`flow/run.sh`:
```
#!/bin/bash
# the make line also repeats each setting of config.mk as NAME=value (left out here)
make -C /OpenROAD-flow-scripts/flow DESIGN_CONFIG=/design/flow/config.mk WORK_HOME=/design/flow/orfs CLKGATE_MAP_FILE= finish
```
`flow/config.mk`:
```
export PLATFORM = sky130hd
export DESIGN_NAME = ULA_LCD
export DESIGN_NICKNAME = ULA_LCD
export VERILOG_FILES = /design/flow/design.v
export SDC_FILE = /design/flow/constraint.sdc
export NUM_CORES = 4
export LEC_CHECK = 0
export CAP_MARGIN = 20
export CORE_MARGIN = 2
export CORE_UTILIZATION = 72
export CTS_CLUSTER_DIAMETER = 223
export CTS_CLUSTER_SIZE = 55
export PLACE_DENSITY = 0.35
export SLEW_MARGIN = 20
```
`flow/constraint.sdc`:
```
create_clock -name core_clock -period 75.7 [get_ports {clk}]
set_input_delay 15.1400 -clock core_clock [delete_from_list [all_inputs] [get_ports {clk}]]
set_output_delay 15.1400 -clock core_clock [all_outputs]
set_load 0.01 [all_outputs]
```
`flow/design.v`:
```
module ULA_LCD(clk, rst, rs, rw, en, dados, SOMA, SUBT, MULT, IGUAL, A, B, sinalA, sinalB);
	input [7:0] A;
	input [7:0] B;
	input sinalA;
	input sinalB;
	input SOMA;
	input SUBT;
	input MULT;
	input IGUAL;
	output en;
	output rw;
	output rs;
	output [7:0] dados;
	input clk;
	input rst;
	reg rs;
	reg rw;
	reg en;
	reg [7:0] dados;
	reg [21:0] c45;
	reg [21:0] c5;
	reg [21:0] c25;
	integer c1;
	reg flag45;
	reg flag5;
	reg flag2meio;
	reg [9:0] est2;
	reg flagbt1;
	reg flagbt2;
	reg flagbt3;
	reg flagbt4;
	reg flag_rst;
	reg [31:0] estado;
	reg subest;
	reg [5:0] charPos;
	reg [1:0] operacao;
	reg menos;
	reg [7:0] Alinha;
	reg [7:0] Blinha;
	reg menosA;
	reg menosB;
	reg menosR;
	parameter T45 = 2250, T5 = 250, T25 = 125;
	parameter clear = 1, opSOMA=1, opSUBT=2, opMULT=3, opIGUAL=4, skipLn=192, WAIT=10, WRITE=11, DEFAULT=6;
	reg [21:0] n45, n5, n25;
	reg nf45, nf5, nf25;
	always @(posedge clk) begin
		n45 = c45; n5 = c5; n25 = c25;
		nf45 = flag45; nf5 = flag5; nf25 = flag2meio;
    	if(flag_rst) begin
        	n45 = 0;
        	n25 = 0;
        	n5 = 0;
        	nf5 = 0;
        	nf45 = 0;
        	nf25 = 0;
    	end
    	if(n45 == T45) begin
            	n45 = 0;
            	nf45 = 1;
    	end
    	else if (n45 < T45) begin
        	n45 = n45+1;
    	end
    	if(n5 == T5) begin
        	n5 = 0;
        	nf5 = 1;
    	end
    	else if (n5 < T5) begin
        	n5 = n5 + 1;
    	end
    	if(n25 == T25) begin
			n25 = 0;
			nf25 = 1;
		end
		else if(n25 < T25) begin
			n25 = n25 + 1;
		end
		if(rst) begin
			c45 <= 0; c5 <= 0; c25 <= 0;
			flag45 <= 0; flag5 <= 0; flag2meio <= 0;
		end
		else begin
			c45 <= n45; c5 <= n5; c25 <= n25;
			flag45 <= nf45; flag5 <= nf5; flag2meio <= nf25;
		end
	end
	always @(posedge clk) begin
	if(rst) begin
		rs <= 0;
		rw <= 0;
		en <= 0;
		dados <= 0;
		c1 = 0;
		est2 <= 0;
		flagbt1 = 0;
		flagbt2 = 0;
		flagbt3 = 0;
		flagbt4 = 0;
		flag_rst <= 0;
		estado <= 0;
		subest = 0;
		charPos <= 0;
		operacao = 0;
		menos = 0;
		Alinha = 0;
		Blinha = 0;
		menosA <= 0;
		menosB <= 0;
	end
	else begin
    	case(estado)
			0: begin
				if(flag45) begin
					estado <= 1;
					subest <= 0;
				end
				else begin
					rs <= 0;
					rw <= 0;
					en <= 0;
				end
			end
        	1: begin
   			 if(subest == 0) begin
   				 en <= 0;
   				 subest <= 1;
   				 flag_rst <= 1;
   			 end
   			 else if(subest == 1) begin
   				 if(flag5) begin
   					 c1 = c1+1;
   					 rs <= 0;
   					 rw <= 0;
   					 en <= 1;
   					 dados <= 8'b00111000;
   					 flag_rst <= 1;
   					 subest = 0;
   					 estado <= 20;
   					 est2 <= 1;
   				 end
   				 else begin
   					 en <= 0;
   					 flag_rst <= 0;
   				 end
   				 if(c1 == 4) begin
   					 flag_rst <= 1;
   					 estado <= 20;
   					 subest <= 0;
   					 est2 <= 2;
   				 end
   			 end
        	end
        	20: begin
				en <= 1;
				if(subest == 0) begin
					subest <= 1;
					flag_rst <= 1;
				end
				else if(subest == 1) begin
					if(flag2meio) begin
						estado <= est2;
						subest <= 0;
					end
					else begin
						flag_rst <= 0;
					end
				end
			end
        	2: begin
   			 if(subest == 0) begin
   				 en <= 0;
   				 subest <= 1;
   				 flag_rst <= 1;
   			 end
   			 else if(subest == 1) begin  	
				if(flag5) begin
					 rs <= 0;
					 rw <= 0;
					 en <= 1;
					 dados <= 8'b00001100;
					 flag_rst <= 1;
					 subest <= 0;
					 estado <= 20;
					 est2 <= 3;	
				end
				else flag_rst <= 0; 
   			 end
        	end
        	3: begin
   			 if(subest == 0) begin
   				 en <= 0;
   				 subest <= 1;
   				 flag_rst <= 1;
   			 end
   			 if(subest == 1) begin
   				 if(flag5) begin
   					 dados <= 1;
   					 flag_rst <= 1;
   					 subest <= 0;
   					 estado <= 20;
   					 est2 <= 4;
   				 end
   				 else begin
   					 en <= 0;
   					 flag_rst <= 0;
   				 end
   			 end
        	end
        	4: begin
				 if(subest == 0) begin
					 en <= 0;
					 subest <= 1;
					 flag_rst <= 1;
				 end
				 if(subest == 1) begin
					 if(flag5) begin
						 rs <= 1'b0;
						 rw <= 1'b0;
						 en <= 1'b1;
						 dados <= 8'b0000110;
						 flag_rst <= 1;
						 subest <= 0;
						 estado <= 20;
						 est2 <= 5;
					 end
					 else begin
						 en <= 0;
						 flag_rst <= 0;
					 end
				 end
        	end
        	5: begin
				if(subest == 0) begin
					dados <= 0;
					 en <= 0;
					 subest <= 1;
					 flag_rst <= 1;
				 end
				 if(subest == 1) begin
					 if(flag5) begin
						 subest <= 0;
						 estado <= 6; 
					 end
					 else begin
						 en <= 0;
						 flag_rst <= 0;
					 end
				 end
			end
			6: begin
				en <= 0;
				if(!SOMA & !flagbt1) begin
					flagbt1 = 1;
				end
				else if(SOMA & flagbt1) begin
					subest <= 0;
					estado <= 9;
					charPos <= 20;
					flagbt1 <= 0;
					flag_rst <= 1;
					menosA <= 1;
					menosB <= 1;
					operacao = opSOMA;
				end
				if(!SUBT & !flagbt2) begin
					flagbt2 = 1;
				end
				else if(SUBT & flagbt2) begin
					subest <= 0;
					estado <= 17;
					charPos <= 20;
					flag_rst <= 1;
					flagbt2 <= 0;
					menosA <= 1;
					menosB <= 1;
					operacao = opSUBT;
				end
				if(!MULT & !flagbt3) begin
					flagbt3 = 1;
				end
				else if(MULT & flagbt3) begin
					subest <= 0;
					estado <= 25;
					flagbt3 = 0;
					flag_rst <= 1;
					operacao = opMULT;
					menosA <= 1;
					menosB <= 1;
					charPos <= 20;
				end
				if(!IGUAL & !flagbt4) begin
					flagbt4 = 1;
				end
				else if(IGUAL & flagbt4) begin
					charPos <= 0;
					subest <= 0;
					estado <= 15;
					flagbt4 = 0;
				end
			end
			9: begin
				if(subest == 0) begin
					subest <= 1;
					flag_rst <= 1;
				end
				else if(subest == 1) begin
					if(flag5) begin
						rs <= 0;
						rw <= 0;
						en <= 1;
						dados <= 1;
						subest <= 0;
						flag_rst <= 1;
						estado <= 20;
						est2 <= 10;
					end
					else begin
						flag_rst <= 0;
						en <= 0;
					end
				end
			end
        	10: begin
				en <= 0;
				if(subest == 0) begin
					subest <= 1;
					flag_rst <= 1;
				end
				else if(subest == 1) begin
					if(flag5) begin
						subest <= 0;
						flag_rst <= 1;
						estado <= 11;
					end
					else begin
						flag_rst <= 0;
					end
				end
   			end
   			11: begin
				if (charPos == 20) begin
					rs <= 0;
					rw <= 0;
					en <= 1;
					dados <= 1;
					charPos <= 0;
					estado <= 20;
					est2 <= 10;
					subest <= 0;
				end	
				else if(charPos == 0) begin
					if(sinalA & menosA) begin
						rs <= 1;
						rw <= 0;
						en <= 1;
						dados <= 45;
						estado <= 20;
						est2 <= 10;
						subest <= 0;
						menosA <= 0;
					end
					else begin 
						rs <= 1;
						rw <= 0;
						en <= 1;
						dados <= ((A/100) + 48);
						charPos <= 1;
						estado <= 20;
						est2 <= 10;
						subest <= 0;
					end
				end
				else if(charPos == 1) begin
					rs <= 1;
					rw <= 0;
					en <= 1;
					dados <= (((A/10)%10) + 48);
					charPos <= 2;
					estado <= 20;
					est2 <= 10;
					subest <= 0;
				end
				else if(charPos == 2) begin
					rs <= 1;
					rw <= 0;
					en <= 1;
					dados <= ((A%10) + 48);
					charPos <= 3;
					estado <= 20;
					est2 <= 10;
					subest <= 0;
				end
				else if(charPos == 3) begin
					rs <= 1;
					rw <= 0;
					en <= 1;
					dados <= 32;
					charPos <= 4;
					estado <= 20;
					est2 <= 10;
					subest <= 0;
				end
				else if(charPos == 4) begin
					rs <= 1;
					rw <= 0;
					en <= 1;
					dados <= 43;
					charPos <= 5;
					estado <= 20;
					est2 <= 10;
					subest <= 0;
				end
				else if(charPos == 5) begin
					rs <= 1;
					rw <= 0;
					en <= 1;
					dados <= 32;
					charPos <= 6;
					estado <= 20;
					est2 <= 10;
					subest <= 0;
				end
				else if(charPos == 6) begin
					if(sinalB & menosB) begin
						rs <= 1;
						rw <= 0;
						en <= 1;
						dados <= 45;
						estado <= 20;
						est2 <= 10;
						subest <= 0;
						menosB <= 0;
					end
					else begin
						rs <= 1;
						rw <= 0;
						en <= 1;
						dados <= ((B/100) + 48);
						charPos <= 7;
						estado <= 20;
						est2 <= 10;
						subest <= 0;
					end
				end
				else if(charPos == 7) begin
					rs <= 1;
					rw <= 0;
					en <= 1;
					dados <= ((B/10)%10 + 48);
					charPos <= 8;
					estado <= 20;
					est2 <= 10;
					subest <= 0;
				end
				else if(charPos == 8) begin
					rs <= 1;
					rw <= 0;
					en <= 1;
					dados <= ((B%10) + 48);
					charPos <= 9;
					estado <= 20;
					est2 <= 10;
					subest <= 0;
				end
				else if(charPos == 9) begin
					rs <= 1;
					rw <= 0;
					en <= 1;
					dados <= 32;
					charPos <= 10;
					estado <= 20;
					est2 <= 10;
					subest <= 0;
				end
				else if(charPos == 10) begin
					rs <= 1;
					rw <= 0;
					en <= 1;
					dados <= 32;
					charPos <= 11;
					estado <= 20;
					est2 <= 10;
					subest <= 0;
				end
				else if(charPos == 11) begin
					rs <= 1;
					rw <= 0;
					en <= 1;
					dados <= 32;
					charPos <= 12;
					estado <= 20;
					est2 <= 10;
					subest <= 0;
				end
				else if(charPos == 12) begin
					rs <= 1;
					rw <= 0;
					en <= 1;
					dados <= 32;
					charPos <= 13;
					estado <= 20;
					est2 <= 10;
					subest <= 0;
				end
				else if(charPos == 13) begin
					rs <= 1;
					rw <= 0;
					en <= 1;
					dados <= 32;
					charPos <= 14;
					estado <= 20;
					est2 <= 10;
					subest <= 0;
				end
				else if(charPos == 14) begin
					rs <= 1;
					rw <= 0;
					en <= 1;
					dados <= 32;
					charPos <= 15;
					estado <= 20;
					est2 <= 10;
					subest <= 0;
				end
				else if(charPos == 15) begin
					rs <= 1;
					rw <= 0;
					en <= 1;
					dados <= 32;
					charPos <= 17;
					estado <= 20;
					est2 <= 10;
					subest <= 0;
				end
				else if(charPos == 17) begin
					en <= 0;
					estado <= 20;
					est2 <= 10;
					charPos <= 18;
					subest <= 0;
				end
				else if(charPos == 18) begin
					estado <= 6;
					subest <= 0;
				end
			end
   			15: begin
				Alinha = A;
				Blinha = B;
				if(operacao == opSOMA) begin
					if(sinalA & !sinalB) begin
						operacao = opSUBT;
						if(A > B) begin
							menos = 1;
						end
						else begin
							menos = 0;
							Alinha = B;
							Blinha = A;
						end
					end
					else if(!sinalA & sinalB) begin
						operacao = opSUBT;
						if(B > A) begin
							menos = 1;
							Alinha = B;
							Blinha = A;
						end
						else menos = 0;
					end
					else if(sinalA & sinalB) begin
						if(A>0 & B>0) menos = 1;
						else menos = 0;
					end
					else menos = 0;
				end
				else if(operacao == opSUBT) begin
					if(sinalA & !sinalB) begin
						operacao = opSOMA;
						if(A>0 & B>0) menos = 1;
						else menos = 0;
					end
					else if(!sinalA & sinalB) begin
						operacao = opSOMA;
						menos = 0;
					end
					else if(sinalA & sinalB) begin
						if(A > B) begin
							menos = 1;
						end
						else begin
							menos = 0;
							Alinha = B;
							Blinha = A;
						end
					end
					else begin
						if(B > A) begin
							menos = 1;
							Alinha = B;
							Blinha = A;
						end
						else menos = 0;
					end
				end
				case(operacao) 
					opSOMA: begin
						if(subest == 0) begin
							en <= 0;
							subest <= 1;
							flag_rst <= 1;
						end
						else if(subest == 1) begin
							if(flag5) begin
								rs <= 0;
								rw <= 0;
								en <= 1;
								subest <= 0;
								estado <= 20;
								est2 <= 13;
								dados <= 8'b11000000;
							end
							else begin
								flag_rst <= 0;
								en <= 0;
							end
						end
					end
					opSUBT: begin
						if(subest == 0) begin
							en <= 0;
							subest <= 1;
							flag_rst <= 1;
						end
						else if(subest == 1) begin
							if(flag5) begin
								rs <= 0;
								rw <= 0;
								en <= 1;
								subest <= 0;
								estado <= 20;
								est2 <= 18;
								dados <= 8'b11000000;
							end
							else begin
								flag_rst <= 0;
								en <= 0;
							end
						end
					end
					opMULT: begin
						if(subest == 0) begin
							en <= 0;
							subest <= 1;
							flag_rst <= 1;
						end
						else if(subest == 1) begin
							if(flag5) begin
								rs <= 0;
								rw <= 0;
								en <= 1;
								subest <= 0;
								estado <= 20;
								est2 <= 21;
								dados <= 8'b11000000;
								if(sinalA & !sinalB || !sinalA & sinalB) begin
									if(A>0 & B>0) menos = 1;
									else menos = 0;
								end
								else begin
									menos = 0;
								end
							end
							else begin
								flag_rst <= 0;
								en <= 0;
							end
						end
					end
				endcase		
			end
			13: begin
				if(subest == 0) begin
					en <= 0;
					subest <= 1;
					flag_rst <= 1;
				end
				else if(subest == 1) begin
					if(flag5) begin
						subest <= 0;
						estado <= 14;
					end
					else begin
						flag_rst <= 0;
						en <= 0;
					end
				end
			end
			14: begin
				if(subest == 0) begin
					en <= 0;
					subest <= 1;
					flag_rst <= 1;
				end
				else if(subest == 1) begin
					if(flag5) begin
						if(charPos == 0) begin
							subest <= 0;
							estado <= 20;
							est2 <= 13;
							charPos <= 1;
						end
						else if(charPos == 1) begin
							if(menos) begin
								menos = 0;
								rs <= 1;
								rw <= 0;
								en <= 1;
								dados <= 45;
								estado <= 20;
								est2 <= 13;
								subest <= 0;
							end
							else begin
								rs <= 1;
								rw <= 0;
								en <= 1;
								dados <= ((A+B)/100 + 48);
								subest <= 0;
								charPos <= 2;
								estado <= 20;
								est2 <= 13;
							end
						end
						else if(charPos == 2) begin
							rs <= 1;
							rw <= 0;
							en <= 1;
							dados <= ((((A+B)/10)%10) + 48);
							subest <= 0;
							charPos <= 3;
							estado <= 20;
							est2 <= 13;
						end
						else if(charPos == 3) begin
							rs <= 1;
							rw <= 0;
							en <= 1;
							dados <= (((A+B)%10) + 48);
							subest <= 0;
							charPos <= 4;
							estado <= 20;
							est2 <= 13;
						end
						else if(charPos == 4) begin
							rs <= 1;
							rw <= 0;
							en <= 1;
							dados <= 32;
							subest <= 0;
							charPos <= 5;
							estado <= 20;
							est2 <= 13;
						end
						else if(charPos == 5) begin
							subest <= 0;
							estado <= 20;
							est2 <= 6;
						end
					end
					else begin
						flag_rst <= 0;
						en <= 0;
					end
				end
			end
			16: begin
				en <= 0;
				if(subest == 0) begin
					subest <= 1;
					flag_rst <= 1;
				end
				else if(subest == 1) begin
					if(flag5) begin
						subest <= 0;
						flag_rst <= 1;
						estado <= 17;
					end
					else begin
						flag_rst <= 0;
					end
				end
			end
			17: begin
				if (charPos == 20) begin
					rs <= 0;
					rw <= 0;
					en <= 1;
					dados <= 1;
					charPos <= 0;
					estado <= 20;
					est2 <= 16;
					subest <= 0;
				end	
				else if(charPos == 0) begin
					if(sinalA & menosA) begin
						rs <= 1;
						rw <= 0;
						en <= 1;
						dados <= 45;
						estado <= 20;
						est2 <= 16;
						subest <= 0;
						menosA <= 0;
					end
					else begin 
						rs <= 1;
						rw <= 0;
						en <= 1;
						dados <= ((A/100) + 48);
						charPos <= 1;
						estado <= 20;
						est2 <= 16;
						subest <= 0;
					end
				end
				else if(charPos == 1) begin
					rs <= 1;
					rw <= 0;
					en <= 1;
					dados <= (((A/10)%10) + 48);
					charPos <= 2;
					estado <= 20;
					est2 <= 16;
					subest <= 0;
				end
				else if(charPos == 2) begin
					rs <= 1;
					rw <= 0;
					en <= 1;
					dados <= ((A%10) + 48);
					charPos <= 3;
					estado <= 20;
					est2 <= 16;
					subest <= 0;
				end
				else if(charPos == 3) begin
					rs <= 1;
					rw <= 0;
					en <= 1;
					dados <= 32;
					charPos <= 4;
					estado <= 20;
					est2 <= 16;
					subest <= 0;
				end
				else if(charPos == 4) begin
					rs <= 1;
					rw <= 0;
					en <= 1;
					dados <= 45;
					charPos <= 5;
					estado <= 20;
					est2 <= 16;
					subest <= 0;
				end
				else if(charPos == 5) begin
					rs <= 1;
					rw <= 0;
					en <= 1;
					dados <= 32;
					charPos <= 6;
					estado <= 20;
					est2 <= 16;
					subest <= 0;
				end
				else if(charPos == 6) begin
					if(sinalB & menosB) begin
						rs <= 1;
						rw <= 0;
						en <= 1;
						dados <= 45;
						estado <= 20;
						est2 <= 16;
						subest <= 0;
						menosB <= 0;
					end
					else begin 
						rs <= 1;
						rw <= 0;
						en <= 1;
						dados <= ((B/100) + 48);
						charPos <= 7;
						estado <= 20;
						est2 <= 16;
						subest <= 0;
					end
				end
				else if(charPos == 7) begin
					rs <= 1;
					rw <= 0;
					en <= 1;
					dados <= ((B/10)%10 + 48);
					charPos <= 8;
					estado <= 20;
					est2 <= 16;
					subest <= 0;
				end
				else if(charPos == 8) begin
					rs <= 1;
					rw <= 0;
					en <= 1;
					dados <= ((B%10) + 48);
					charPos <= 9;
					estado <= 20;
					est2 <= 16;
					subest <= 0;
				end
				else if(charPos == 9) begin
					rs <= 1;
					rw <= 0;
					en <= 1;
					dados <= 32;
					charPos <= 10;
					estado <= 20;
					est2 <= 16;
					subest <= 0;
				end
				else if(charPos == 10) begin
					rs <= 1;
					rw <= 0;
					en <= 1;
					dados <= 32;
					charPos <= 11;
					estado <= 20;
					est2 <= 16;
					subest <= 0;
				end
				else if(charPos == 11) begin
					rs <= 1;
					rw <= 0;
					en <= 1;
					dados <= 32;
					charPos <= 12;
					estado <= 20;
					est2 <= 16;
					subest <= 0;
				end
				else if(charPos == 12) begin
					rs <= 1;
					rw <= 0;
					en <= 1;
					dados <= 32;
					charPos <= 13;
					estado <= 20;
					est2 <= 16;
					subest <= 0;
				end
				else if(charPos == 13) begin
					rs <= 1;
					rw <= 0;
					en <= 1;
					dados <= 32;
					charPos <= 14;
					estado <= 20;
					est2 <= 16;
					subest <= 0;
				end
				else if(charPos == 14) begin
					rs <= 1;
					rw <= 0;
					en <= 1;
					dados <= 32;
					charPos <= 15;
					estado <= 20;
					est2 <= 16;
					subest <= 0;
				end
				else if(charPos == 15) begin
					rs <= 1;
					rw <= 0;
					en <= 1;
					dados <= 32;
					charPos <= 16;
					estado <= 20;
					est2 <= 16;
					subest <= 0;
				end
				else if(charPos == 16) begin
					en <= 0;
					estado <= 20;
					est2 <= 16;
					charPos <= 17;
					subest <= 0;
				end
				else if(charPos == 17) begin
					estado <= 6;
					subest <= 0;
				end
			end
			18: begin
				if(subest == 0) begin
					en <= 0;
					subest <= 1;
					flag_rst <= 1;
				end
				else if(subest == 1) begin
					if(flag5) begin
						subest <= 0;
						estado <= 19;
					end
					else begin
						flag_rst <= 0;
						en <= 0;
					end
				end
			end
			19: begin
				if(subest == 0) begin
					en <= 0;
					subest <= 1;
					flag_rst <= 1;
				end
				else if(subest == 1) begin
					if(flag5) begin
						if(charPos == 0) begin
							subest <= 0;
							estado <= 20;
							est2 <= 18;
							charPos <= 1;
						end
						else if(charPos == 1) begin
							if(menos) begin
								menos = 0;
								rs <= 1;
								rw <= 0;
								en <= 1;
								dados <= 45;
								estado <= 20;
								est2 <= 18;
								subest <= 0;
							end
							else begin
								rs <= 1;
								rw <= 0;
								en <= 1;
								dados <= ((Alinha-Blinha)/100 + 48);
								subest <= 0;
								charPos <= 2;
								estado <= 20;
								est2 <= 18;
							end
						end
						else if(charPos == 2) begin
							rs <= 1;
							rw <= 0;
							en <= 1;
							dados <= ((((Alinha-Blinha)/10)%10) + 48);
							subest <= 0;
							charPos <= 3;
							estado <= 20;
							est2 <= 18;
						end
						else if(charPos == 3) begin
							rs <= 1;
							rw <= 0;
							en <= 1;
							dados <= (((Alinha-Blinha)%10) + 48);
							subest <= 0;
							charPos <= 4;
							estado <= 20;
							est2 <= 18;
						end
						else if(charPos == 4) begin
							rs <= 1;
							rw <= 0;
							en <= 1;
							dados <= 32;
							subest <= 0;
							charPos <= 5;
							estado <= 20;
							est2 <= 18;
						end
						else if(charPos == 5) begin
							subest <= 0;
							estado <= 20;
							est2 <= 6;
						end
					end
					else begin
						flag_rst <= 0;
						en <= 0;
					end
				end
			end
			21: begin
				if(subest == 0) begin
					en <= 0;
					subest <= 1;
					flag_rst <= 1;
				end
				else if(subest == 1) begin
					if(flag5) begin
						subest <= 0;
						estado <= 22;
					end
					else begin
						flag_rst <= 0;
						en <= 0;
					end
				end
			end
			22: begin
				if(subest == 0) begin
					en <= 0;
					subest <= 1;
					flag_rst <= 1;
				end
				else if(subest == 1) begin
					if(flag5) begin
						if(charPos == 0) begin
							subest <= 0;
							estado <= 20;
							est2 <= 21;
							charPos <= 1;
						end
						else if(charPos == 1) begin
							if(menos) begin
								menos = 0;
								rs <= 1;
								rw <= 0;
								en <= 1;
								dados <= 45;
								estado <= 20;
								est2 <= 21;
								subest <= 0;
							end
							else begin
								rs <= 1;
								rw <= 0;
								en <= 1;
								dados <= ((A*B)/10000 + 48);
								subest <= 0;
								charPos <= 2;
								estado <= 20;
								est2 <= 21;
							end
						end
						else if(charPos == 2) begin
							rs <= 1;
							rw <= 0;
							en <= 1;
							dados <= ((((A*B)/1000)%10) + 48);
							subest <= 0;
							charPos <= 3;
							estado <= 20;
							est2 <= 21;
						end
						else if(charPos == 3) begin
							rs <= 1;
							rw <= 0;
							en <= 1;
							dados <= (((A*B/100)%10) + 48);
							subest <= 0;
							charPos <= 4;
							estado <= 20;
							est2 <= 21;
						end
						else if(charPos == 4) begin
							rs <= 1;
							rw <= 0;
							en <= 1;
							dados <= (((A*B/10)%10) + 48);
							subest <= 0;
							charPos <= 5;
							estado <= 20;
							est2 <= 21;
						end
						else if(charPos == 5) begin
							rs <= 1;
							rw <= 0;
							en <= 1;
							dados <= ((A*B)%10) + 48;
							subest <= 0;
							charPos <= 6;
							estado <= 20;
							est2 <= 21;
						end
						else if(charPos == 6) begin
							rs <= 1;
							rw <= 0;
							en <= 1;
							dados <= 32;
							subest <= 0;
							charPos <= 7;
							estado <= 20;
							est2 <= 21;
						end
						else if(charPos == 7) begin
							subest <= 0;
							estado <= 20;
							est2 <= 6;
						end
					end
					else begin
						flag_rst <= 0;
						en <= 0;
					end
				end
			end
			24: begin
				en <= 0;
				if(subest == 0) begin
					subest <= 1;
					flag_rst <= 1;
				end
				else if(subest == 1) begin
					if(flag5) begin
						subest <= 0;
						flag_rst <= 1;
						estado <= 25;
					end
					else begin
						flag_rst <= 0;
					end
				end
			end
			25: begin
				if (charPos == 20) begin
					rs <= 0;
					rw <= 0;
					en <= 1;
					dados <= 1;
					charPos <= 0;
					estado <= 20;
					est2 <= 24;
					subest <= 0;
				end	
				else if(charPos == 0) begin
					if(sinalA & menosA) begin
						rs <= 1;
						rw <= 0;
						en <= 1;
						dados <= 45;
						estado <= 20;
						est2 <= 24;
						subest <= 0;
						menosA <= 0;
					end
					else begin 
						rs <= 1;
						rw <= 0;
						en <= 1;
						dados <= ((A/100) + 48);
						charPos <= 1;
						estado <= 20;
						est2 <= 24;
						subest <= 0;
					end
				end
				else if(charPos == 1) begin
					rs <= 1;
					rw <= 0;
					en <= 1;
					dados <= (((A/10)%10) + 48);
					charPos <= 2;
					estado <= 20;
					est2 <= 24;
					subest <= 0;
				end
				else if(charPos == 2) begin
					rs <= 1;
					rw <= 0;
					en <= 1;
					dados <= ((A%10) + 48);
					charPos <= 3;
					estado <= 20;
					est2 <=24;
					subest <= 0;
				end
				else if(charPos == 3) begin
					rs <= 1;
					rw <= 0;
					en <= 1;
					dados <= 32;
					charPos <= 4;
					estado <= 20;
					est2 <= 24;
					subest <= 0;
				end
				else if(charPos == 4) begin
					rs <= 1;
					rw <= 0;
					en <= 1;
					dados <= 42;
					charPos <= 5;
					estado <= 20;
					est2 <= 24;
					subest <= 0;
				end
				else if(charPos == 5) begin
					rs <= 1;
					rw <= 0;
					en <= 1;
					dados <= 32;
					charPos <= 6;
					estado <= 20;
					est2 <= 24;
					subest <= 0;
				end
				else if(charPos == 6) begin
					if(sinalB & menosB) begin
						rs <= 1;
						rw <= 0;
						en <= 1;
						dados <= 45;
						estado <= 20;
						est2 <= 24;
						subest <= 0;
						menosB <= 0;
					end
					else begin 
						rs <= 1;
						rw <= 0;
						en <= 1;
						dados <= ((B/100) + 48);
						charPos <= 7;
						estado <= 20;
						est2 <= 24;
						subest <= 0;
					end
				end
				else if(charPos == 7) begin
					rs <= 1;
					rw <= 0;
					en <= 1;
					dados <= ((B/10)%10 + 48);
					charPos <= 8;
					estado <= 20;
					est2 <= 24;
					subest <= 0;
				end
				else if(charPos == 8) begin
					rs <= 1;
					rw <= 0;
					en <= 1;
					dados <= ((B%10) + 48);
					charPos <= 9;
					estado <= 20;
					est2 <= 24;
					subest <= 0;
				end
				else if(charPos == 9) begin
					rs <= 1;
					rw <= 0;
					en <= 1;
					dados <= 32;
					charPos <= 10;
					estado <= 20;
					est2 <= 24;
					subest <= 0;
				end
				else if(charPos == 10) begin
					rs <= 1;
					rw <= 0;
					en <= 1;
					dados <= 32;
					charPos <= 11;
					estado <= 20;
					est2 <= 24;
					subest <= 0;
				end
				else if(charPos == 11) begin
					rs <= 1;
					rw <= 0;
					en <= 1;
					dados <= 32;
					charPos <= 12;
					estado <= 20;
					est2 <= 24;
					subest <= 0;
				end
				else if(charPos == 12) begin
					rs <= 1;
					rw <= 0;
					en <= 1;
					dados <= 32;
					charPos <= 13;
					estado <= 20;
					est2 <= 24;
					subest <= 0;
				end
				else if(charPos == 13) begin
					rs <= 1;
					rw <= 0;
					en <= 1;
					dados <= 32;
					charPos <= 14;
					estado <= 20;
					est2 <= 24;
					subest <= 0;
				end
				else if(charPos == 14) begin
					rs <= 1;
					rw <= 0;
					en <= 1;
					dados <= 32;
					charPos <= 15;
					estado <= 20;
					est2 <= 24;
					subest <= 0;
				end
				else if(charPos == 15) begin
					rs <= 1;
					rw <= 0;
					en <= 1;
					dados <= 32;
					charPos <= 16;
					estado <= 20;
					est2 <= 24;
					subest <= 0;
				end
				else if(charPos == 16) begin
					en <= 0;
					estado <= 20;
					est2 <= 24;
					charPos <= 17;
					subest <= 0;
				end
				else if(charPos == 17) begin
					estado <= 6;
					subest <= 0;
				end
			end
    	endcase
	end
	end
endmodule
```
==> metrics.sh, run 1 <==
STATUS='aborted with a tool error'
FAILED_STAGE='global routing'
TOOLERRORMSG='[ERROR GRT-0116] Global routing finished with congestion. Check the congestion regions in the DRC Viewer.'
DP_CELLS=11100
YS_CHIP_AREA_SQ_UM=60200
HTREE_NUM_LEVELS=1
YS_SEQ_FRAC=0.0675
DIE_WIDTH_UM=293
YS_SH_XOR=0.0648
CTS-BUFFERS-INSERTED=7
YS.FLOPS=203
FA_HA_AREA_FRAC=0.121
YOSYS-MUX-AREA-FRACTION=0.0460
GLOBAL_ROUTE.OVERFLOW_TOTAL=26
YS_SH_SIMPLE=0.311
FLOORPLAN.INITIALDENSITY=0.724
COMPOUND_AREA_FRAC=0.345
SYNTH_TOP_AREA_SHARE=0.107
ASYNCSETRESETFLOPFRACSYNTH=0
CLOCK_TREE.BUFFER_DEPTH=3
EDF_COUNT=0
NUM_IO_PINS=35
ROUTABILITYCONGESTION=1.09
DIE-HEIGHT_UM=293
POST_SYNTH_INST_COUNT=8662
NETLIST_TOP_CELLS_COUNT='sky130_fd_sc_hd__nor2_1, sky130_fd_sc_hd__nand2_1, sky130_fd_sc_hd__a21oi_1'
SYNTH.AREA.TOP_CELLS='sky130_fd_sc_hd__ha_1, sky130_fd_sc_hd__dfxtp_1, sky130_fd_sc_hd__nor2_1'
SYNTH.COMB.LARGEST_FAMILY='AND-OR/OR-AND gates'
SYNTH-WARNING-COUNT=1
DP.FINAL_HPWL_UM=180000
POST_CTS_HOLD_BUFFER_COUNT=0
ROWS=106
PORT_BUFFERS=33
NETLIST-CELL-TYPE-COUNT=177
CTS-ROOT-BUF='sky130_fd_sc_hd__clkbuf_16'
AVGSYNTHCELLAREA_SQ_UM=6.95
CLKSINKCOUNT=203
SYNTH-CELLS-YOSYS=8662
GRTUSAGETOTAL=0.759
CHIP_AREA_SQ_UM=86000
POSTSYNTH.TOPFLOPCELL='sky130_fd_sc_hd__dfxtp_1'
TOP_CELL='sky130_fd_sc_hd__nor2_1'
YOSYS.AREA.TOP_TYPE='sky130_fd_sc_hd__ha_1'
SYNTH_AREA_SQ_UM=60200
CORE_AREA_SQ_UM=83200
==> per-stage QoR <==
stage                     hold slack (ps)  setup TNS (ps)  setup slack [ps]  instance area (sq um)
after global placement                442          -55980             -8510                  73700
after detailed placement              444          -83790            -12510                  73700
after floorplan                       430          -69410            -14560                  61600
after CTS                             475          -64930             -9770                  76500
==> routing by layer <==
layer  overflow  GRT usage
met1          2      0.753
met2          9      0.937
met3          2      0.605
met4         13      0.716
met5          0      0.446
==> repair_timing <==
action                     4_1_cts
cloned                           4
setup endpoints to repair        7
setup buffers                  261
pin swaps                      209
gates resized                  167
==> inputs of run 2 (changes only) <==
ABC_AREA = 1   (was not set)
CORE_UTILIZATION = 66   (was 72)
CTS_CLUSTER_DIAMETER = 381   (was 223)
CTS_CLUSTER_SIZE = 62   (was 55)
HOLD_SLACK_MARGIN = 0.29   (was not set)
PLACE_DENSITY = not set   (was 0.35)
TNS_END_PERCENT = 5   (was not set)
clock period = 67.6 ns   (was 75.7 ns; I/O delays follow)
==> run 2 against run 1 <==
Against the previous run:
- the run again fails in global routing
- die area increased by 22%
- synthesized area up 12%
- synthesized cell count increased by 40%
==> metrics.sh, run 2 <==
HTREE_NUM_LEVELS=1
YOSYS.AREA.TOP_TYPE='sky130_fd_sc_hd__nand2_1'
FAILED_STAGE='global routing'
DIE-HEIGHT_UM=324
SYNTH_TOP_AREA_SHARE=0.175
NETLIST_TOP_CELLS_COUNT='sky130_fd_sc_hd__nand2_1, sky130_fd_sc_hd__inv_1, sky130_fd_sc_hd__nor2_1'
YS_SH_XOR=0.0625
ASYNCSETRESETFLOPFRACSYNTH=0
POSTSYNTH.TOPFLOPCELL='sky130_fd_sc_hd__dfxtp_1'
DP.FINAL_HPWL_UM=196000
DIE_WIDTH_UM=324
SYNTH_AREA_SQ_UM=67400
YOSYS-MUX-AREA-FRACTION=0.000594
STATUS='aborted with a tool error'
DPL_WORST_SLACK_PS=-3470
CLKSINKCOUNT=203
POSTPLACECELLAREA_SQ_UM=77900
ROWS=117
FA_HA_AREA_FRAC=0.107
ROUTABILITYCONGESTION=1.11
SYNTH.AREA.TOP_CELLS='sky130_fd_sc_hd__nand2_1, sky130_fd_sc_hd__inv_1, sky130_fd_sc_hd__ha_1'
CHIP_AREA_SQ_UM=105000
POST_CTS_HOLD_BUFFER_COUNT=0
CTS-BUFFERS-INSERTED=7
NETLIST-CELL-TYPE-COUNT=92
YS_CHIP_AREA_SQ_UM=67400
SYNTH-CELLS-YOSYS=12100
YS_SEQ_FRAC=0.0603
CLOCK_TREE.BUFFER_DEPTH=3
EDF_COUNT=0
SYNTH-WARNING-COUNT=1
CORE_AREA_SQ_UM=102000
PORT_BUFFERS=33
POST_SYNTH_INST_COUNT=12100
YS.FLOPS=203
NUM_IO_PINS=35
FLOORPLAN.INITIALDENSITY=0.664
DP_CELLS=14600
AVGSYNTHCELLAREA_SQ_UM=5.55
YS_SH_SIMPLE=0.497
COMPOUND_AREA_FRAC=0.135
TOP_CELL='sky130_fd_sc_hd__nand2_1'
CTS-ROOT-BUF='sky130_fd_sc_hd__clkbuf_16'
SYNTH.COMB.LARGEST_FAMILY='simple AND/OR/NAND/NOR gates'
-- run 2: timing repair --
| item | in CTS |
|---|---|
| buffers inserted | 166 |
| pin swaps | 151 |
| gates resized | 193 |
| endpoints found under the setup margin | 7 |
| cloned | 5 |
-- run 2: stage by stage --
stage	TNS (ps)
after CTS	-62.2
after detailed placement	-20520
after floorplan	-19350
after global placement	-11.7
==> inputs of run 3 (changes only) <==
ABC_AREA = not set   (was 1)
CORE_UTILIZATION = 65   (was 66)
CTS_CLUSTER_DIAMETER = 351   (was 381)
CTS_CLUSTER_SIZE = not set   (was 62)
HOLD_SLACK_MARGIN = not set   (was 0.29)
MAX_ROUTING_LAYER = met4   (was not set)
TNS_END_PERCENT = not set   (was 5)
clock period = 95.6 ns   (was 67.6 ns; I/O delays follow)
==> run 3 against run 2 <==
Against the previous run:
- the run now finishes clean
- die area is 9.2% lower
- synthesized area decreased by 11%
- synthesized cell count is 29% lower
==> metrics.sh, run 3 <==
DETAIL_ROUTE.DRC_VIOLATIONS=0
PORT_BUFFERS=33
WORSTSKEWPAIRLATENCY_PS=550
YS_SEQ_FRAC=0.0675
CORE_AREA_SQ_UM=91700
CRITPATHMAXSTAGEDELAY_PS=560
CTS-BUFFERS-INSERTED=18
SEQUENTIAL_CELL_AREA_SQ_UM=4060
WL_UM=208000
SLEW_HEADROOM=0.185
COMB_AREA_SQ_UM=55500
YOSYS.AREA.TOP_TYPE='sky130_fd_sc_hd__ha_1'
REPORT.FINAL.HOLD_VIOL_COUNT=0
DIE_WIDTH_UM=308
GRTUSAGETOTAL=0.411
NUM_IO_PINS=35
POSTSYNTH.TOPFLOPCELL='sky130_fd_sc_hd__dfxtp_1'
SYNTH-CELLS-YOSYS=8662
TOP_CELL='sky130_fd_sc_hd__nor2_1'
MIN-DELAY-START='c5[8]'
HTREE_NUM_LEVELS=1
STATUS='timing/DRC/antenna clean'
CRIT_CELLS=418
CLKSINKCOUNT=203
COMPOUND_AREA_FRAC=0.345
POST_LAYOUT_PERIOD_USAGE=0.980
CLOCK_TREE.BUFFER_DEPTH=3
DIE-HEIGHT_UM=308
NETLIST_TOP_CELLS_COUNT='sky130_fd_sc_hd__nor2_1, sky130_fd_sc_hd__nand2_1, sky130_fd_sc_hd__a21oi_1'
CTS-ROOT-BUF='sky130_fd_sc_hd__clkbuf_16'
WORST_R2R_STARTPOINT='estado[7]'
SYNTH.AREA.TOP_CELLS='sky130_fd_sc_hd__ha_1, sky130_fd_sc_hd__dfxtp_1, sky130_fd_sc_hd__nor2_1'
CHIP_AREA_SQ_UM=95100
DP.FINAL_HPWL_UM=156000
TIMING.RR.END='dados[5]'
WORST-PATH-BUF-INV=23
SYNTH.COMB.LARGEST_FAMILY='AND-OR/OR-AND gates'
SYNTH_AREA_SQ_UM=60200
WORST_SETUP_HOLD_PATH_CLK_SLEW_PS=80
WHS_ENDPOINT='c5[8]'
ACHIEVABLE-FREQUENCY_MHz=10.7
DRT_PRE_ANTENNA_ITERS=8
PERIOD_NEEDED_PS=93670
DRT-VIAS-PER-INSTANCE=7.13
GRT_MAX_DEGREE=88
LAYOUT.NETS=9477
NETLIST-CELL-TYPE-COUNT=177
WHS_PATH_DEPTH=1
GRT_ANTENNA_BEFORE_REPAIR=0
SETUP.WORST_PATH.START_CLASS='input pin'
CP_DATA_ARRIVAL_TIME_PS=94070
HOLD_PATH_CLASS='flop to flop'
DETAIL_ROUTE.ITER0.VIOLATIONS=8609
YOSYS-MUX-AREA-FRACTION=0.0460
OPENROAD.WARNINGS=50
FINALSETUPVIOLATIONS=0
CRIT_SLOWEST_CELL='sky130_fd_sc_hd__fa_1'
TIMING.FINAL.MAX_SLEW_VIOLATIONS=0
TIMING_WORST_SETUP_PATH_TYPE='input pin to flop'
SYNTH_TOP_AREA_SHARE=0.107
YS_SH_XOR=0.0648
CRITICAL-PATH-TOP-DELAY-FAMILY='AND-OR/OR-AND gates'
FILLERS=7601
GRT_FIRST_PASS_WIRELENGTH_UM=324000
CRITICAL_PATH_PEAK_FANOUT=14
NUMBER_OF_GLOBAL_ROUTE_VIAS_BEFORE_REPAIR=64700
ROUTABILITYCONGESTION=1.02
WORSTSETUPSTARTPOINT='A[2]'
WORST_SLEW_PIN_SLEW_PS=1210
FLOORPLAN.INITIALDENSITY=0.657
AVGSYNTHCELLAREA_SQ_UM=6.95
YS.FLOPS=203
GLOBAL_ROUTE.OVERFLOW_TOTAL=0
ROWS=111
SKEW_PS=36.3
DETAILROUTE.VIA_COUNT=72000
POST_SYNTH_INST_COUNT=8662
CRITPATHREQUIREDTIME_PS=95990
ASYNCSETRESETFLOPFRACSYNTH=0
EDF_COUNT=0
FA_HA_AREA_FRAC=0.121
CP-END-KIND='flop'
YS_CHIP_AREA_SQ_UM=60200
MAXCAPVIOLCOUNT=0
FINAL_CELL_COUNT_NO_FILL=10100
SYN_TO_FINAL_GROWTH_PCT=11.1
DRTANTENNAVIOLNETS=0
RSZ0062_AT_GRT='true'
DP_CELLS=9832
CLOCK_TREE_FROM_TRITONCTS='built'
POST_DR_WIRELENGTH_CELL_UM=20.6
SYNTH-WARNING-COUNT=1
WORST_PATH_MOST_REPEATED_CELL='sky130_fd_sc_hd__o21a_1'
SETUP.REG_TO_REG.WORST_SLACK_PS=10880
REG2REGPATHDEPTH=454
YS_SH_SIMPLE=0.311
ENDPOINT_OF_THE_MOST_CRITICAL_SETUP_PATH='dados[5]'
==> run 3: timing repair <==
item	in CTS	in global routing
pin swaps	10	227
resized	31	309
hold buffers	0	0
buffers inserted	24	204
gates cloned	2	5
setup endpoints to repair	6	7
==> run 3: area by class of cell <==
type,count,share of cell area
Sequential cell,203,0.0608
Antenna cell,1,0.0000374
Timing Repair inverter,1,0.000131
Timing Repair Buffer,522,0.0614
Tap cell,1186,0.0222
Multi-Input combinational cell,7871,0.830
Inverter,284,0.0165
Clock buffer,23,0.00776
Clock inverter,7,0.00105
==> run 3: stage by stage <==
step	cell area, sq um	setup WS, ps	utilization	TNS, ps	hold slack [ps]
after floorplan	61200	12.4	-	0	430
after global placement	63100	-210	0.688	-406	442
after detailed placement	63100	-3050	0.688	-16060	445
after CTS	64000	8.91	0.699	0	465
after global routing	66900	-1810	0.730	-9120	478
final	66900	1930	0.730	0	462
==> run 3: routing by layer <==
metal,track usage,wire [um],vias up
li1,-,-,33500
met1,0.528,85600,33700
met2,0.660,93900,3973
met3,0.0548,19800,830
met4,0.147,8730,0
met5,-,0,-
==> inputs of run 4 (changes only) <==
CORE_UTILIZATION = 40   (was 65)
CTS_CLUSTER_DIAMETER = not set   (was 351)
MAX_ROUTING_LAYER = not set   (was met4)
clock period = 103.0 ns   (was 95.6 ns; I/O delays follow)
==> run 4 against run 3 <==
Against the previous run:
- die area is 62% higher
- still clean on timing, DRC and antenna
- synthesized cell count unchanged
- register-to-register slack better by 4700 ps
- synthesized area stayed put
- worst hold slack got worse by 1.4 ps
- setup slack improved by 3300 ps
- global-route usage down 14 points
- via count down 4.5%
==> metrics.sh, run 4 <==
CLKSINKCOUNT=203
NETLIST-CELL-TYPE-COUNT=177
SKEW_PS=21.8
EDF_COUNT=0
FINALSETUPVIOLATIONS=0
SYNTH.AREA.TOP_CELLS='sky130_fd_sc_hd__ha_1, sky130_fd_sc_hd__dfxtp_1, sky130_fd_sc_hd__nor2_1'
CP-END-KIND='flop'
GRTUSAGETOTAL=0.269
DIE-HEIGHT_UM=392
GRT_ANTENNA_BEFORE_REPAIR=10
CRITPATHREQUIREDTIME_PS=103480
POSTPLACECELLAREA_SQ_UM=63300
YS_SH_XOR=0.0648
CHIP_AREA_SQ_UM=154000
YOSYS.AREA.TOP_TYPE='sky130_fd_sc_hd__ha_1'
SYN_TO_FINAL_GROWTH_PCT=9.72
WORST_R2R_STARTPOINT='charPos[9]'
TOP_CELL='sky130_fd_sc_hd__nor2_1'
FLOORPLAN.INITIALDENSITY=0.402
PORT_BUFFERS=33
GLOBAL_ROUTE.OVERFLOW_TOTAL=0
MIN-DELAY-START='c5[11]'
DESIGN_AREA_SQ_UM=66100
CTS-ROOT-BUF='sky130_fd_sc_hd__clkbuf_16'
CTS-BUFFERS-INSERTED=22
WORST_SLEW_PIN_SLEW_PS=1140
SYNTH_AREA_SQ_UM=60200
CRITPATHMAXSTAGEDELAY_PS=760
WORSTSETUPSTARTPOINT='B[1]'
TIMING_WORST_SETUP_PATH_TYPE='input pin to flop'
CP_DATA_ARRIVAL_TIME_PS=98240
SYNTH-WARNING-COUNT=1
YS_SH_SIMPLE=0.311
HTREE_NUM_LEVELS=1
TIMING.RR.END='dados[6]'
WHS_ENDPOINT='c5[11]'
SYNTH-CELLS-YOSYS=8662
DP.FINAL_HPWL_UM=173000
YS_SEQ_FRAC=0.0675
SETUP.REG_TO_REG.WORST_SLACK_PS=15580
YS_CHIP_AREA_SQ_UM=60200
ENDPOINT_OF_THE_MOST_CRITICAL_SETUP_PATH='dados[6]'
SETUP.WORST_PATH.START_CLASS='input pin'
ASYNCSETRESETFLOPFRACSYNTH=0
SYNTH_TOP_AREA_SHARE=0.107
PERIOD_NEEDED_PS=97760
ROWS=142
DETAILROUTE.VIA_COUNT=68800
DIE_WIDTH_UM=392
AVGSYNTHCELLAREA_SQ_UM=6.95
STATUS='timing/DRC/antenna clean'
REG2REGPATHDEPTH=332
DRTANTENNAVIOLNETS=0
POST_LAYOUT_PERIOD_USAGE=0.949
NETLIST_TOP_CELLS_COUNT='sky130_fd_sc_hd__nor2_1, sky130_fd_sc_hd__nand2_1, sky130_fd_sc_hd__a21oi_1'
WL_UM=220000
POSTSYNTH.TOPFLOPCELL='sky130_fd_sc_hd__dfxtp_1'
OPENROAD.WARNINGS=47
CRIT_CELLS=290
TIMING.FINAL.MAX_SLEW_VIOLATIONS=0
YOSYS-MUX-AREA-FRACTION=0.0460
COMPOUND_AREA_FRAC=0.345
YS.FLOPS=203
WORST_SETUP_HOLD_PATH_CLK_SLEW_PS=80
HOLD_PATH_CLASS='flop to flop'
SYNTH.COMB.LARGEST_FAMILY='AND-OR/OR-AND gates'
CRITICAL_PATH_PEAK_FANOUT=14
CLOCK_TREE_FROM_TRITONCTS='built'
DETAIL_ROUTE.DRC_VIOLATIONS=0
POST_DR_WIRELENGTH_CELL_UM=20.4
WHS_PATH_DEPTH=1
CRIT_SLOWEST_CELL='sky130_fd_sc_hd__clkdlybuf4s50_1'
GRT_MAX_DEGREE=70
REPORT.FINAL.HOLD_VIOL_COUNT=0
SLEW_HEADROOM=0.231
POST_CTS_HOLD_BUFFER_COUNT=0
MAXCAPVIOLCOUNT=0
ACHIEVABLE-FREQUENCY_MHz=10.2
POST_SYNTH_INST_COUNT=8662
GRT_FIRST_PASS_WIRELENGTH_UM=344000
DRT-VIAS-PER-INSTANCE=6.38
DETAIL_ROUTE.ITER0.VIOLATIONS=6321
FA_HA_AREA_FRAC=0.121
DRT_PRE_ANTENNA_ITERS=8
WORST-PATH-BUF-INV=16
WORSTSKEWPAIRLATENCY_PS=540
CORE_AREA_SQ_UM=150000
ROUTABILITYCONGESTION=0.979
LAYOUT.NETS=9316
CLOCK_TREE.BUFFER_DEPTH=3
NUM_IO_PINS=35
NUMBER_OF_GLOBAL_ROUTE_VIAS_BEFORE_REPAIR=63100
CRITICAL-PATH-TOP-DELAY-FAMILY='simple AND/OR/NAND/NOR gates'
==> run 4: metal layers <==
| metal | vias up | track usage | part of all wire |
|---|---|---|---|
| met3 | 378 | 0.0274 | 0.063 |
| met4 | 2 | 0.0721 | 0.030 |
| met2 | 2311 | 0.454 | 0.46 |
| li1 | 33200 | - | - |
| met1 | 32900 | 0.362 | 0.45 |
| met5 | - | 0 | 0.000059 |
==> run 4: per-stage QoR <==
step	util	std cells	setup slack, ps	hold WS [ps]	TNS, ps
after floorplan	-	8686	56.0	430	0
after global placement	0.423	10600	621	442	0
after detailed placement	0.423	10600	-1500	444	-6680
after CTS	0.429	10700	118	464	0
after global routing	0.441	10800	-460	476	-1080
final	0.442	10800	5240	461	0
==> run 4: repair_timing <==
action | CTS | global route
cloned | 0 | 8
pin swaps | 3 | 73
setup endpoints to repair | 6 | 7
resized | 6 | 253
setup buffers | 11 | 85
==> run 4: final cells by class <==
class                   instances  area [sq um]
repair buffers                358          2890
multi-input cells            7870         54700
clock buffers                  24           578
repair inverters                1          5.00
fillers                     15500         83500
well taps                    2016          2520
inverters                     284          1090
diodes                          7          17.5
clock inverters                16           188
flip-flops and latches        203          4060
==> inputs of run 5 (changes only) <==
ABC_AREA = 1   (was not set)
CORE_UTILIZATION = 72   (was 40)
CTS_CLUSTER_DIAMETER = 202   (was not set)
CTS_CLUSTER_SIZE = 32   (was not set)
MAX_ROUTING_LAYER = met4   (was not set)
clock period = 69.5 ns   (was 103.0 ns; I/O delays follow)
==> run 5 against run 4 <==
Against the previous run:
- the run now fails in global routing
- die area is 37% lower
- synthesized cell count increased by 40%
- synthesized area is 12% higher
==> metrics.sh, run 5 <==
YOSYS-MUX-AREA-FRACTION=0.000594
SYNTH_TOP_AREA_SHARE=0.175
CTS-BUFFERS-INSERTED=10
STATUS='aborted with a tool error'
EDF_COUNT=0
YOSYS.AREA.TOP_TYPE='sky130_fd_sc_hd__nand2_1'
SYNTH-CELLS-YOSYS=12100
HTREE_NUM_LEVELS=1
DP.FINAL_HPWL_UM=178000
COMPOUND_AREA_FRAC=0.135
ROWS=112
NETLIST_TOP_CELLS_COUNT='sky130_fd_sc_hd__nand2_1, sky130_fd_sc_hd__inv_1, sky130_fd_sc_hd__nor2_1'
POST_CTS_HOLD_BUFFER_COUNT=0
DIE_WIDTH_UM=310
POSTSYNTH.TOPFLOPCELL='sky130_fd_sc_hd__dfxtp_1'
FAILED_STAGE='global routing'
SYNTH.AREA.TOP_CELLS='sky130_fd_sc_hd__nand2_1, sky130_fd_sc_hd__inv_1, sky130_fd_sc_hd__ha_1'
CHIP_AREA_SQ_UM=96100
PORT_BUFFERS=33
NETLIST-CELL-TYPE-COUNT=92
CLKSINKCOUNT=203
DIE-HEIGHT_UM=310
YS.FLOPS=203
ASYNCSETRESETFLOPFRACSYNTH=0
YS_CHIP_AREA_SQ_UM=67400
SYNTH.COMB.LARGEST_FAMILY='simple AND/OR/NAND/NOR gates'
YS_SH_XOR=0.0625
NUM_IO_PINS=35
AVGSYNTHCELLAREA_SQ_UM=5.55
SYNTH-WARNING-COUNT=1
CLOCK_TREE.BUFFER_DEPTH=3
POST_SYNTH_INST_COUNT=12100
FLOORPLAN.INITIALDENSITY=0.725
ROUTABILITYCONGESTION=1.16
YS_SEQ_FRAC=0.0603
FA_HA_AREA_FRAC=0.107
SYNTH_AREA_SQ_UM=67400
CTS-ROOT-BUF='sky130_fd_sc_hd__clkbuf_16'
CORE_AREA_SQ_UM=93000
TOP_CELL='sky130_fd_sc_hd__nand2_1'
YS_SH_SIMPLE=0.497
==> run 5: stage by stage <==
stage | area, sq um | worst slack, ps | cells
2_1_floorplan | 68500 | -1450 | 12200
3_3_place_gp | 71300 | 161 | 13600
3_5_place_dp | 71300 | -2500 | 13600
4_1_cts | 72600 | 4.99 | 13700
==> run 5: timing repair <==
action | CTS
gates resized | 88
endpoints found under the setup margin | 7
cloned | 7
pin swaps | 74
setup buffers | 86
==> inputs of run 6 (changes only) <==
CAP_MARGIN = 40   (was 20)
CELL_PAD_IN_SITES_DETAIL_PLACEMENT = 1   (was not set)
CELL_PAD_IN_SITES_GLOBAL_PLACEMENT = 1   (was not set)
CORE_ASPECT_RATIO = 0.59   (was not set)
CORE_MARGIN = 8   (was 2)
CORE_UTILIZATION = 52   (was 72)
CTS_CLUSTER_DIAMETER = not set   (was 202)
CTS_CLUSTER_SIZE = 61   (was 32)
GPL_ROUTABILITY_DRIVEN = 1   (was not set)
GPL_TIMING_DRIVEN = 0   (was not set)
HOLD_SLACK_MARGIN = 0.12   (was not set)
SETUP_SLACK_MARGIN = 5.0   (was not set)
SLEW_MARGIN = 10   (was 20)
TNS_END_PERCENT = 100   (was not set)
clock period = 173.0 ns   (was 69.5 ns; I/O delays follow)
==> run 6 against run 5 <==
Against the previous run:
- now clean on timing, DRC and antenna
- synthesized cell count stayed put
- synthesized area stayed put
- die area is 48% higher
==> metrics.sh, run 6 <==
GRT_ANTENNA_BEFORE_REPAIR=23
CRIT_SLOWEST_CELL='sky130_fd_sc_hd__clkdlybuf4s50_1'
REPORT.FINAL.HOLD_VIOL_COUNT=0
WL_UM=313000
PERIOD_NEEDED_PS=126290
EDF_COUNT=0
DPL_WORST_SLACK_PS=49920
SLEW_HEADROOM=0.316
CP_DATA_ARRIVAL_TIME_PS=126730
SKEW_PS=31.9
MIN-DELAY-START='c25[14]'
AVGSYNTHCELLAREA_SQ_UM=5.55
GRTUSAGETOTAL=0.424
NETLIST_TOP_CELLS_COUNT='sky130_fd_sc_hd__nand2_1, sky130_fd_sc_hd__inv_1, sky130_fd_sc_hd__nor2_1'
ENDPOINT_OF_THE_MOST_CRITICAL_SETUP_PATH='dados[0]'
YS.FLOPS=203
YOSYS.AREA.TOP_TYPE='sky130_fd_sc_hd__nand2_1'
HTREE_NUM_LEVELS=1
POST_SYNTH_INST_COUNT=12100
CTS-BUFFERS-INSERTED=21
ACHIEVABLE-FREQUENCY_MHz=7.92
GLOBAL_ROUTE.OVERFLOW_TOTAL=0
WORST-PATH-BUF-INV=112
YS_SEQ_FRAC=0.0603
TOP_CELL='sky130_fd_sc_hd__nand2_1'
REG2REGPATHDEPTH=538
CRITPATHMAXSTAGEDELAY_PS=790
SYNTH-WARNING-COUNT=1
STATUS='timing/DRC/antenna clean'
NUMBER_OF_GLOBAL_ROUTE_VIAS_BEFORE_REPAIR=86900
DIE_WIDTH_UM=485
ROWS=101
NETLIST-CELL-TYPE-COUNT=92
WORSTSKEWPAIRLATENCY_PS=570
CP-END-KIND='flop'
SETUP.WORST_PATH.START_CLASS='input pin'
LAYOUT.NETS=12800
ROUTABILITYCONGESTION=1.05
FINALSETUPTNS_PS=0
TIMING.FINAL.MAX_SLEW_VIOLATIONS=0
CLKSINKCOUNT=203
YS_CHIP_AREA_SQ_UM=67400
YOSYS-MUX-AREA-FRACTION=0.000594
FA_HA_AREA_FRAC=0.107
ASYNCSETRESETFLOPFRACSYNTH=0
OPENROAD.WARNINGS=49
CTS-ROOT-BUF='sky130_fd_sc_hd__clkbuf_16'
CRIT_CELLS=488
CORE_AREA_SQ_UM=129000
SYNTH.AREA.TOP_CELLS='sky130_fd_sc_hd__nand2_1, sky130_fd_sc_hd__inv_1, sky130_fd_sc_hd__ha_1'
POST_CTS_HOLD_BUFFER_COUNT=0
POSTSYNTH.TOPFLOPCELL='sky130_fd_sc_hd__dfxtp_1'
CTSRESIZECOUNT=0
SYNTH_TOP_AREA_SHARE=0.175
WORST_R2R_STARTPOINT='estado[7]'
DETAIL_ROUTE.ITER0.VIOLATIONS=10000
SYNTH-CELLS-YOSYS=12100
CRITICAL-PATH-TOP-DELAY-FAMILY='AND-OR/OR-AND gates'
DETAILROUTE.VIA_COUNT=87100
FLOORPLAN.INITIALDENSITY=0.524
SYNTH_AREA_SQ_UM=67400
DIE-HEIGHT_UM=293
WORST_SLEW_PIN_SLEW_PS=1030
DRT_PRE_ANTENNA_ITERS=6
COMPOUND_AREA_FRAC=0.135
CHIP_AREA_SQ_UM=142000
WORSTSETUPSTARTPOINT='A[1]'
SETUP.REG_TO_REG.WORST_SLACK_PS=71830
CRITICAL_PATH_PEAK_FANOUT=10
RSZ0062_AT_GRT='false'
DRTANTENNAVIOLNETS=0
HOLD_PATH_CLASS='flop to flop'
CLOCK_TREE.BUFFER_DEPTH=3
POST_LAYOUT_PERIOD_USAGE=0.730
GRT_MAX_DEGREE=56
SYN_TO_FINAL_GROWTH_PCT=5.58
TIMING_WORST_SETUP_PATH_TYPE='input pin to flop'
WHS_ENDPOINT='c25[14]'
DRT-VIAS-PER-INSTANCE=6.22
TIMING.RR.END='dados[0]'
NUM_IO_PINS=35
PORT_BUFFERS=33
POST_DR_WIRELENGTH_CELL_UM=22.3
WHS_PATH_DEPTH=2
DETAIL_ROUTE.DRC_VIOLATIONS=0
POST-ROUTE-WORST-SETUP-SLACK_PS=46710
FINALSETUPVIOLATIONS=0
CRITPATHREQUIREDTIME_PS=173440
SYNTH.COMB.LARGEST_FAMILY='simple AND/OR/NAND/NOR gates'
WORST_SETUP_HOLD_PATH_CLK_SLEW_PS=70
CLOCK_TREE_FROM_TRITONCTS='built'
YS_SH_SIMPLE=0.497
GRT_FIRST_PASS_WIRELENGTH_UM=482000
POST_CTS.REPAIR.SETUP_BUFFERS=0
DP.FINAL_HPWL_UM=260000
YS_SH_XOR=0.0625
WORST_PATH_MOST_REPEATED_CELL='sky130_fd_sc_hd__nand2_1'
MAXCAPVIOLCOUNT=0
run 6: area by class of cell:
cell class | instances | area (sq um)
inverter | 2089 | 7890
fill | 19400 | 57500
clock buffer | 25 | 571
timing repair buffer | 71 | 767
clock inverter | 12 | 135
sequential | 203 | 4060
multi-input combinational | 9674 | 54200
antenna | 18 | 45.0
buffer | 207 | 1400
tap | 1699 | 2130
run 6: per-stage QoR:
step / hold slack [ps] / cell area (sq um) / std cells / util
finish: 455 / 71200 / 14000 / 0.553
global route: 473 / 71200 / 14000 / 0.553
CTS: 449 / 71100 / 14000 / 0.553
detailed placement: 436 / 70400 / 13900 / 0.547
global placement: 411 / 70000 / 13900 / 0.544
floorplan: 403 / 67500 / 12200 / -
run 6: metal layers:
| layer | vias up | wire length [um] | GRT usage |
|---|---|---|---|
| met5 | - | 0 | - |
| met4 | 0 | 9010 | 0.111 |
| met3 | 747 | 40200 | 0.109 |
| met2 | 4799 | 126000 | 0.611 |
| met1 | 42100 | 137000 | 0.585 |
| li1 | 39500 | - | - |
==> inputs of run 7 (changes only) <==
CAP_MARGIN = 15   (was 40)
CELL_PAD_IN_SITES_DETAIL_PLACEMENT = not set   (was 1)
CELL_PAD_IN_SITES_GLOBAL_PLACEMENT = not set   (was 1)
CORE_ASPECT_RATIO = 1.33   (was 0.59)
CORE_MARGIN = 2   (was 8)
CORE_UTILIZATION = 72   (was 52)
CTS_CLUSTER_SIZE = not set   (was 61)
GPL_ROUTABILITY_DRIVEN = not set   (was 1)
GPL_TIMING_DRIVEN = not set   (was 0)
HOLD_SLACK_MARGIN = not set   (was 0.12)
SETUP_SLACK_MARGIN = not set   (was 5.0)
SLEW_MARGIN = 20   (was 10)
TNS_END_PERCENT = 5   (was 100)
clock period = 64.8 ns   (was 173.0 ns; I/O delays follow)
==> run 7 against run 6 <==
Against the previous run:
- the run now fails in global routing
- synthesized area stayed put
- die area is 32% lower
- synthesized cell count stayed put
==> metrics.sh, run 7 <==
CTS-ROOT-BUF='sky130_fd_sc_hd__clkbuf_16'
TOOLERRORMSG='[ERROR GRT-0232] Routing congestion too high. Check the congestion heatmap in the GUI.'
PORT_BUFFERS=33
DIE-HEIGHT_UM=357
NETLIST-CELL-TYPE-COUNT=92
HTREE_NUM_LEVELS=1
FA_HA_AREA_FRAC=0.107
CLKSINKCOUNT=203
SYNTH-WARNING-COUNT=1
CHIP_AREA_SQ_UM=96100
ROWS=129
CTS-BUFFERS-INSERTED=22
COMPOUND_AREA_FRAC=0.135
TOP_CELL='sky130_fd_sc_hd__nand2_1'
DIE_WIDTH_UM=269
ROUTABILITYCONGESTION=1.23
YS_SEQ_FRAC=0.0603
YOSYS.AREA.TOP_TYPE='sky130_fd_sc_hd__nand2_1'
AVGSYNTHCELLAREA_SQ_UM=5.55
EDF_COUNT=0
YOSYS-MUX-AREA-FRACTION=0.000594
ASYNCSETRESETFLOPFRACSYNTH=0
NUM_IO_PINS=35
POSTSYNTH.TOPFLOPCELL='sky130_fd_sc_hd__dfxtp_1'
SYNTH-CELLS-YOSYS=12100
YS_SH_SIMPLE=0.497
STATUS='aborted with a tool error'
YS_CHIP_AREA_SQ_UM=67400
SYNTH_AREA_SQ_UM=67400
CLOCK_TREE.BUFFER_DEPTH=3
SYNTH.AREA.TOP_CELLS='sky130_fd_sc_hd__nand2_1, sky130_fd_sc_hd__inv_1, sky130_fd_sc_hd__ha_1'
POST_SYNTH_INST_COUNT=12100
GRTUSAGETOTAL=0.839
DP.FINAL_HPWL_UM=194000
DP_CELLS=14700
YS_SH_XOR=0.0625
FLOORPLAN.INITIALDENSITY=0.725
NETLIST_TOP_CELLS_COUNT='sky130_fd_sc_hd__nand2_1, sky130_fd_sc_hd__inv_1, sky130_fd_sc_hd__nor2_1'
DPL_WORST_SLACK_PS=-6550
CORE_AREA_SQ_UM=93000
SYNTH_TOP_AREA_SHARE=0.175
GLOBAL_ROUTE.OVERFLOW_TOTAL=1528
FAILED_STAGE='global routing'
SYNTH.COMB.LARGEST_FAMILY='simple AND/OR/NAND/NOR gates'
YS.FLOPS=203
[run 7: stage by stage]
step                cell area (sq um)  hold slack [ps]
floorplan                       68100              403
global placement                79200              411
detailed placement              79200              420
CTS                             81700              436
[run 7: timing repair]
action                     CTS
setup endpoints to repair    7
setup buffers              168
hold buffers                 0
gates cloned                 7
gates resized              139
pin swaps                  126
[run 7: layer usage]
layer,global-route usage,overflow
met1,0.798,165
met2,1.01,890
met3,0.688,147
met4,0.832,326
met5,-,-
